==> inputs of 08-06 <==
## FM_demodulator
module FM_demodulator
          (
           clk,
           reset,
           clk_enable,
           inp_I,
           inp_Q,
           out_fm
          );
export LEC_CHECK = 0
export CAP_MARGIN = 20
export CORE_ASPECT_RATIO = 0.5
export CORE_MARGIN = 2
export CORE_UTILIZATION = 72
export CTS_CLUSTER_DIAMETER = 397
export CTS_CLUSTER_SIZE = 94
export PLACE_DENSITY = 0.42
export SETUP_SLACK_MARGIN = 2.69
export SLEW_MARGIN = 20
create_clock -name core_clock -period 11.7 [get_ports {clk}]
run.sh (not shown) runs the stock make flow with config.mk's settings and CLKGATE_MAP_FILE=.
==> inputs of 03-15, as changes to 08-06 <==
==> flow/config.mk (replaced) <==
export PLATFORM = sky130hd
export DESIGN_NAME = FM_demodulator
export DESIGN_NICKNAME = FM_demodulator
export VERILOG_FILES = /design/flow/design.v
export SDC_FILE = /design/flow/constraint.sdc
export NUM_CORES = 4
export LEC_CHECK = 0
export CAP_MARGIN = 20
export CORE_MARGIN = 2
export CORE_UTILIZATION = 40
export SLEW_MARGIN = 20
==> flow/constraint.sdc (replaced) <==
create_clock -name core_clock -period 25.0 [get_ports {clk}]
set_input_delay 5.0000 -clock core_clock [delete_from_list [all_inputs] [get_ports {clk}]]
set_output_delay 5.0000 -clock core_clock [all_outputs]
set_load 0.01 [all_outputs]
==> inputs of 06-10, as changes to 08-06 <==
==> flow/config.mk (replaced) <==
export PLATFORM = sky130hd
export DESIGN_NAME = FM_demodulator
export DESIGN_NICKNAME = FM_demodulator
export VERILOG_FILES = /design/flow/design.v
export SDC_FILE = /design/flow/constraint.sdc
export NUM_CORES = 4
export LEC_CHECK = 0
export CAP_MARGIN = 20
export CORE_MARGIN = 2
export CORE_UTILIZATION = 65
export CTS_CLUSTER_DIAMETER = 215
export SLEW_MARGIN = 20
==> flow/constraint.sdc (replaced) <==
create_clock -name core_clock -period 20.6 [get_ports {clk}]
set_input_delay 4.1200 -clock core_clock [delete_from_list [all_inputs] [get_ports {clk}]]
set_output_delay 4.1200 -clock core_clock [all_outputs]
set_load 0.01 [all_outputs]
==> notes <==
03-15 completed without violations. 06-10 finished with timing, DRC and antenna clean. 08-06 completed and failed the layout checks on negative setup slack.
Synthesized cell count is the same in 03-15 and 08-06.
Via count: 08-06 > 03-15 > 06-10.
The lowest final area belongs to 06-10, the highest to 08-06.
Between 08-06 and 03-15, the lower die area is in 08-06 (gap 44%, measured against 03-15).
In area after synthesis, 06-10 and 03-15 do not differ.

---

==> run E: inputs <==
Starting RTL as in the previous note.
export LEC_CHECK = 0
export CAP_MARGIN = 20
export CORE_MARGIN = 2
export CORE_UTILIZATION = 32
export CTS_CLUSTER_SIZE = 76
export MAX_ROUTING_LAYER = met5
export MIN_ROUTING_LAYER = met2
export PLACE_DENSITY_LB_ADDON = 0.22
export SETUP_SLACK_MARGIN = 2.63
export SLEW_MARGIN = 20
create_clock -name core_clock -period 13.7 [get_ports {clk}]
==> run A (differences from run E) <==
Settings changed: CAP_MARGIN 20 to 15, CORE_UTILIZATION 32 to 72, CTS_CLUSTER_DIAMETER set to 207, CTS_CLUSTER_SIZE 76 to not set, MAX_ROUTING_LAYER met5 to met4, MIN_ROUTING_LAYER met2 to not set, PLACE_DENSITY_LB_ADDON 0.22 to not set, SETUP_SLACK_MARGIN 2.63 to -1.14.
==> flow/constraint.sdc (replaced) <==
create_clock -name core_clock -period 12.2 [get_ports {clk}]
set_input_delay 2.4400 -clock core_clock [delete_from_list [all_inputs] [get_ports {clk}]]
set_output_delay 2.4400 -clock core_clock [all_outputs]
set_load 0.01 [all_outputs]
==> run H (differences from run E) <==
Settings changed: CORE_UTILIZATION 32 to 40, CTS_CLUSTER_SIZE 76 to not set, MAX_ROUTING_LAYER met5 to not set, MIN_ROUTING_LAYER met2 to not set, PLACE_DENSITY_LB_ADDON 0.22 to not set, SETUP_SLACK_MARGIN 2.63 to not set.
==> flow/constraint.sdc (replaced) <==
create_clock -name core_clock -period 21.1 [get_ports {clk}]
set_input_delay 4.2200 -clock core_clock [delete_from_list [all_inputs] [get_ports {clk}]]
set_output_delay 4.2200 -clock core_clock [all_outputs]
set_load 0.01 [all_outputs]
==> run R (differences from run E) <==
Settings changed: CORE_UTILIZATION 32 to 40, CTS_CLUSTER_SIZE 76 to not set, MAX_ROUTING_LAYER met5 to not set, MIN_ROUTING_LAYER met2 to not set, PLACE_DENSITY_LB_ADDON 0.22 to not set, SETUP_SLACK_MARGIN 2.63 to not set.
==> flow/constraint.sdc (replaced) <==
create_clock -name core_clock -period 23.5 [get_ports {clk}]
set_input_delay 4.7000 -clock core_clock [delete_from_list [all_inputs] [get_ports {clk}]]
set_output_delay 4.7000 -clock core_clock [all_outputs]
set_load 0.01 [all_outputs]
==> deck_impl_summary.md <==
Synthesis and Place & Route Summary

Final timing
  • Final WS setup: -1.20 ns
  • # setup viols final: 12

Detailed routing
  • Initial DRC count: 11.7k

Status
  • Layout check faults: negative setup slack
  • Status: complete, but fails checks

Die
  • Core Region: around 260000 um2

Final layout
  • NonClk Buf Share: approximately a tenth
(the above is from run E)
==> deck_impl_summary.md <==
Synthesis and Place & Route Summary

Status
  • Status: complete, but fails checks
  • Layout check faults: negative setup slack

Final timing
  • # setup viols final: 13
  • Final WS setup: -2.41 ns

Final layout
  • NonClk Buf Share: a little under a tenth

Synthesis
  • Area share, top type: between 50% and 60%
(the above is from run A)
==> deck_impl_summary.md <==
Synthesis and Place & Route Summary

Die
  • Core Region: roughly 210000 um2

Detailed routing
  • Initial DRC count: approximately 4.4k

Final timing
  • Final WS setup: 3.60 ns
  • # setup viols final: 0

Status
  • Status: timing/DRC/antenna clean

Final layout
  • NonClk Buf Share: between 2 and 2.5%
(the above is from run R)
==> deck_impl_summary.md <==
Synthesis and Place & Route Summary

Final layout
  • NonClk Buf Share: 2.29%

Setup path
  • R2r setup slk: between 5 and 6 ns

Synthesis
  • Ranking of synthesized cells by area: fa_1, inv_1, nand2_1, ha_1, dfrtp_1
  • Synth Area in Adders: approximately three fifths

Detailed routing
  • Initial DRC count: 3754

Die
  • Core Region: 209000 um2

Final timing
  • Final WS setup: 1.36 ns
  • # setup viols final: 0

Status
  • Status: timing/DRC/antenna clean
(the above is from run H)

---

==> inputs of run a <==
==> flow/design.v <==
`timescale 1 ns / 1 ns
module FM_demodulator
          (
           clk,
           reset,
           clk_enable,
           inp_I,
           inp_Q,
           out_fm
          );
  input   clk;
  input   reset;
  input   clk_enable;
  input   signed [38:0] inp_I;   
  input   signed [38:0] inp_Q;   
  output  [12:0] out_fm;   
  wire enb;
  reg signed [38:0] Delay1_out1;   
  reg signed [38:0] Delay2_out1;   
  reg signed [38:0] Delay4_out1;   
  wire signed [31:0] Sum4_sub_cast;   
  wire signed [31:0] Sum4_sub_cast_1;   
  wire signed [31:0] Sum4_sub_temp;   
  wire signed [29:0] Sum4_out1;   
  wire signed [68:0] Product_mul_temp;   
  wire signed [32:0] Product_out1;   
  reg signed [38:0] Delay3_out1;   
  wire signed [30:0] Sum3_sub_cast;   
  wire signed [30:0] Sum3_sub_cast_1;   
  wire signed [30:0] Sum3_sub_temp;   
  wire signed [28:0] Sum3_out1;   
  wire signed [67:0] Product2_mul_temp;   
  wire signed [32:0] Product2_out1;   
  wire signed [31:0] Sum5_sub_cast;   
  wire signed [31:0] Sum5_sub_cast_1;   
  wire signed [31:0] Sum5_sub_temp;   
  wire [12:0] OUTPUT_rsvd;   
  reg [12:0] OUTPUT_rsvdreg;
  assign enb = clk_enable;
  always @(posedge clk or posedge reset)
    begin : Delay1_process
      if (reset == 1'b1) begin
        Delay1_out1 <= 39'sh0000000000;
      end
      else begin
        if (enb) begin
          Delay1_out1 <= inp_I;
        end
      end
    end
  always @(posedge clk or posedge reset)
    begin : Delay2_process
      if (reset == 1'b1) begin
        Delay2_out1 <= 39'sh0000000000;
      end
      else begin
        if (enb) begin
          Delay2_out1 <= inp_Q;
        end
      end
    end
  always @(posedge clk or posedge reset)
    begin : Delay4_process
      if (reset == 1'b1) begin
        Delay4_out1 <= 39'sh0000000000;
      end
      else begin
        if (enb) begin
          Delay4_out1 <= Delay2_out1;
        end
      end
    end
  assign Sum4_sub_cast = inp_Q[38:7];
  assign Sum4_sub_cast_1 = Delay4_out1[38:7];
  assign Sum4_sub_temp = Sum4_sub_cast - Sum4_sub_cast_1;
  assign Sum4_out1 = Sum4_sub_temp[29:0];
  assign Product_mul_temp = Delay1_out1 * Sum4_out1;
  assign Product_out1 = Product_mul_temp[66:34];
  always @(posedge clk or posedge reset)
    begin : Delay3_process
      if (reset == 1'b1) begin
        Delay3_out1 <= 39'sh0000000000;
      end
      else begin
        if (enb) begin
          Delay3_out1 <= Delay1_out1;
        end
      end
    end
  assign Sum3_sub_cast = inp_I[38:8];
  assign Sum3_sub_cast_1 = Delay3_out1[38:8];
  assign Sum3_sub_temp = Sum3_sub_cast - Sum3_sub_cast_1;
  assign Sum3_out1 = Sum3_sub_temp[28:0];
  assign Product2_mul_temp = Sum3_out1 * Delay2_out1;
  assign Product2_out1 = Product2_mul_temp[65:33];
  assign Sum5_sub_cast = {Product_out1[32], Product_out1[32:2]};
  assign Sum5_sub_cast_1 = {Product2_out1[32], Product2_out1[32:2]};
  assign Sum5_sub_temp = Sum5_sub_cast - Sum5_sub_cast_1;
  assign OUTPUT_rsvd = Sum5_sub_temp[29:17];
always @(posedge clk)
    begin : OUTPUT_rsvdreg_process    
        if (enb) begin
          OUTPUT_rsvdreg <= OUTPUT_rsvd;
       end
    end
  assign out_fm = OUTPUT_rsvdreg;
endmodule   
==> flow/run.sh <==
#!/bin/bash
# the make line also repeats each setting of config.mk as NAME=value (left out here)
make -C /OpenROAD-flow-scripts/flow DESIGN_CONFIG=/design/flow/config.mk WORK_HOME=/design/flow/orfs CLKGATE_MAP_FILE= finish
==> flow/config.mk <==
export PLATFORM = sky130hd
export DESIGN_NAME = FM_demodulator
export DESIGN_NICKNAME = FM_demodulator
export VERILOG_FILES = /design/flow/design.v
export SDC_FILE = /design/flow/constraint.sdc
export NUM_CORES = 4
export LEC_CHECK = 0
export CAP_MARGIN = 20
export CELL_PAD_IN_SITES_DETAIL_PLACEMENT = 0
export CELL_PAD_IN_SITES_GLOBAL_PLACEMENT = 3
export CORE_ASPECT_RATIO = 0.74
export CORE_MARGIN = 5
export CORE_UTILIZATION = 46
export CTS_CLUSTER_DIAMETER = 151
export CTS_CLUSTER_SIZE = 48
export GPL_TIMING_DRIVEN = 1
export MAX_ROUTING_LAYER = met4
export MIN_ROUTING_LAYER = met2
export SETUP_SLACK_MARGIN = 3.73
export SLEW_MARGIN = 10
export TNS_END_PERCENT = 80
==> flow/constraint.sdc <==
create_clock -name core_clock -period 12.9 [get_ports {clk}]
set_input_delay 2.5800 -clock core_clock [delete_from_list [all_inputs] [get_ports {clk}]]
set_output_delay 2.5800 -clock core_clock [all_outputs]
set_load 0.01 [all_outputs]
==> run b (differences from run a) <==
- CAP_MARGIN: 20 -> 15
- CELL_PAD_IN_SITES_DETAIL_PLACEMENT: 0 -> default
- CELL_PAD_IN_SITES_GLOBAL_PLACEMENT: 3 -> default
- CORE_ASPECT_RATIO: 0.74 -> default
- CORE_MARGIN: 5 -> 2
- CORE_UTILIZATION: 46 -> 72
- CTS_CLUSTER_DIAMETER: 151 -> 207
- CTS_CLUSTER_SIZE: 48 -> default
- GPL_TIMING_DRIVEN: 1 -> default
- MIN_ROUTING_LAYER: met2 -> default
- SETUP_SLACK_MARGIN: 3.73 -> 3.2
- SLEW_MARGIN: 10 -> 20
- TNS_END_PERCENT: 80 -> default
==> flow/constraint.sdc (replaced) <==
create_clock -name core_clock -period 12.4 [get_ports {clk}]
set_input_delay 2.4800 -clock core_clock [delete_from_list [all_inputs] [get_ports {clk}]]
set_output_delay 2.4800 -clock core_clock [all_outputs]
set_load 0.01 [all_outputs]
==> run c (differences from run a) <==
- CELL_PAD_IN_SITES_DETAIL_PLACEMENT: 0 -> default
- CELL_PAD_IN_SITES_GLOBAL_PLACEMENT: 3 -> default
- CORE_ASPECT_RATIO: 0.74 -> default
- CORE_MARGIN: 5 -> 2
- CORE_UTILIZATION: 46 -> 65
- CTS_CLUSTER_DIAMETER: 151 -> default
- CTS_CLUSTER_SIZE: 48 -> default
- GPL_TIMING_DRIVEN: 1 -> default
- MAX_ROUTING_LAYER: met4 -> default
- MIN_ROUTING_LAYER: met2 -> default
- SETUP_SLACK_MARGIN: 3.73 -> default
- SLEW_MARGIN: 10 -> 20
- TNS_END_PERCENT: 80 -> default
==> flow/constraint.sdc (replaced) <==
create_clock -name core_clock -period 16.9 [get_ports {clk}]
set_input_delay 3.3800 -clock core_clock [delete_from_list [all_inputs] [get_ports {clk}]]
set_output_delay 3.3800 -clock core_clock [all_outputs]
set_load 0.01 [all_outputs]
==> summary of the runs <==
Run b produced a layout that fails on setup timing. Run c finished clean. Run a finished but failed the layout checks on setup timing. In area after synthesis, run a and run b do not differ. The highest setup slack belongs to run c, the lowest to run b. Via count: run b is higher than run c (4.5%). In run a the clock skew is higher than in run c, by 0.0020 ns. Die area, highest first: run a, run c, run b.
==> figures <==
Met3 track demand over resource in global routing: run b 8.176%; run a 67.32%; run c 7.800%
Fillcell total: run b 7187; run a 16993; run c 10281
Final sum of negative setup slack: run b -21.05 ns; run a -24.73 ns; run c 0 ns
Outcome: run b finished with violations; run a finished with violations; run c complete, no violations
Reasons for failing layout checks: run b setup timing; run a setup timing; run c -
Horizontal die size: run b 345.9 µm; run a 507.2 µm; run c 363.8 µm
Layout net count: run b 12679; run a 12733; run c 12229
Wire length on met1: run b 83.71 mm; run a 0 µm; run c 90.47 mm
Layout clock buffer count: run b 29; run a 18; run c 17
Tapcells: run b 1524; run a 2397; run c 1742
Fraction of area in clock buffers and inverters: run b 0.7256%; run a 0.6601%; run c 0.6791%
Total cell area at the placement stage: run b 93220 µm²; run a 95110 µm²; run c 90160 µm²

---

==> inputs of exp/indigo <==
Starts from the design.v that is shown in full above.
clock: 8.06 ns
lec_check: 0
abc_area: 1
cap_margin: 20
cell_pad_in_sites_detail_placement: 0
core_aspect_ratio: 0.74
core_margin: 2
core_utilization: 72
cts_cluster_diameter: 222
cts_cluster_size: 90
gpl_timing_driven: 1
hold_slack_margin: 0.3
max_routing_layer: met4
setup_slack_margin: 2.22
slew_margin: 10
tns_end_percent: 70
==> inputs of exp/cedar, as changes to exp/indigo <==
- CELL_PAD_IN_SITES_DETAIL_PLACEMENT: 0 -> default
- CORE_ASPECT_RATIO: 0.74 -> default
- CTS_CLUSTER_DIAMETER: 222 -> 301
- CTS_CLUSTER_SIZE: 90 -> 99
- GPL_TIMING_DRIVEN: 1 -> default
- HOLD_SLACK_MARGIN: 0.3 -> default
- MAX_ROUTING_LAYER: met4 -> default
- SETUP_SLACK_MARGIN: 2.22 -> default
- SLEW_MARGIN: 10 -> 20
- TNS_END_PERCENT: 70 -> 15
==> flow/constraint.sdc (replaced) <==
create_clock -name core_clock -period 16.3 [get_ports {clk}]
set_input_delay 3.2600 -clock core_clock [delete_from_list [all_inputs] [get_ports {clk}]]
set_output_delay 3.2600 -clock core_clock [all_outputs]
set_load 0.01 [all_outputs]
==> comparison table <==
quantity	exp/indigo	exp/cedar
Run status	aborted with a tool error	timing/DRC/antenna clean
Last stage reached	global routing (5_1_grt)	-
Core utilization before placement	72.61%	72.49%
Area inside the core boundary	119600 sq um	119800 sq um
Post-DP HPWL	286700 um	248400 um
Cell area after placement	102700 sq um	89370 sq um
Worst-case setup slack after placement	-4.784 ns	0.8726 ns
# Post-CTS Setup Buffers	114	0
Count of cells resized by post-cts repair	777	0
Core Rows	109	127
Die extent in y	302.8 um	351.3 um
Die extent in x	407.7 um	351.3 um
Number of placed instances, taps included	13450	11960
Die footprint	123400 sq um	123400 sq um
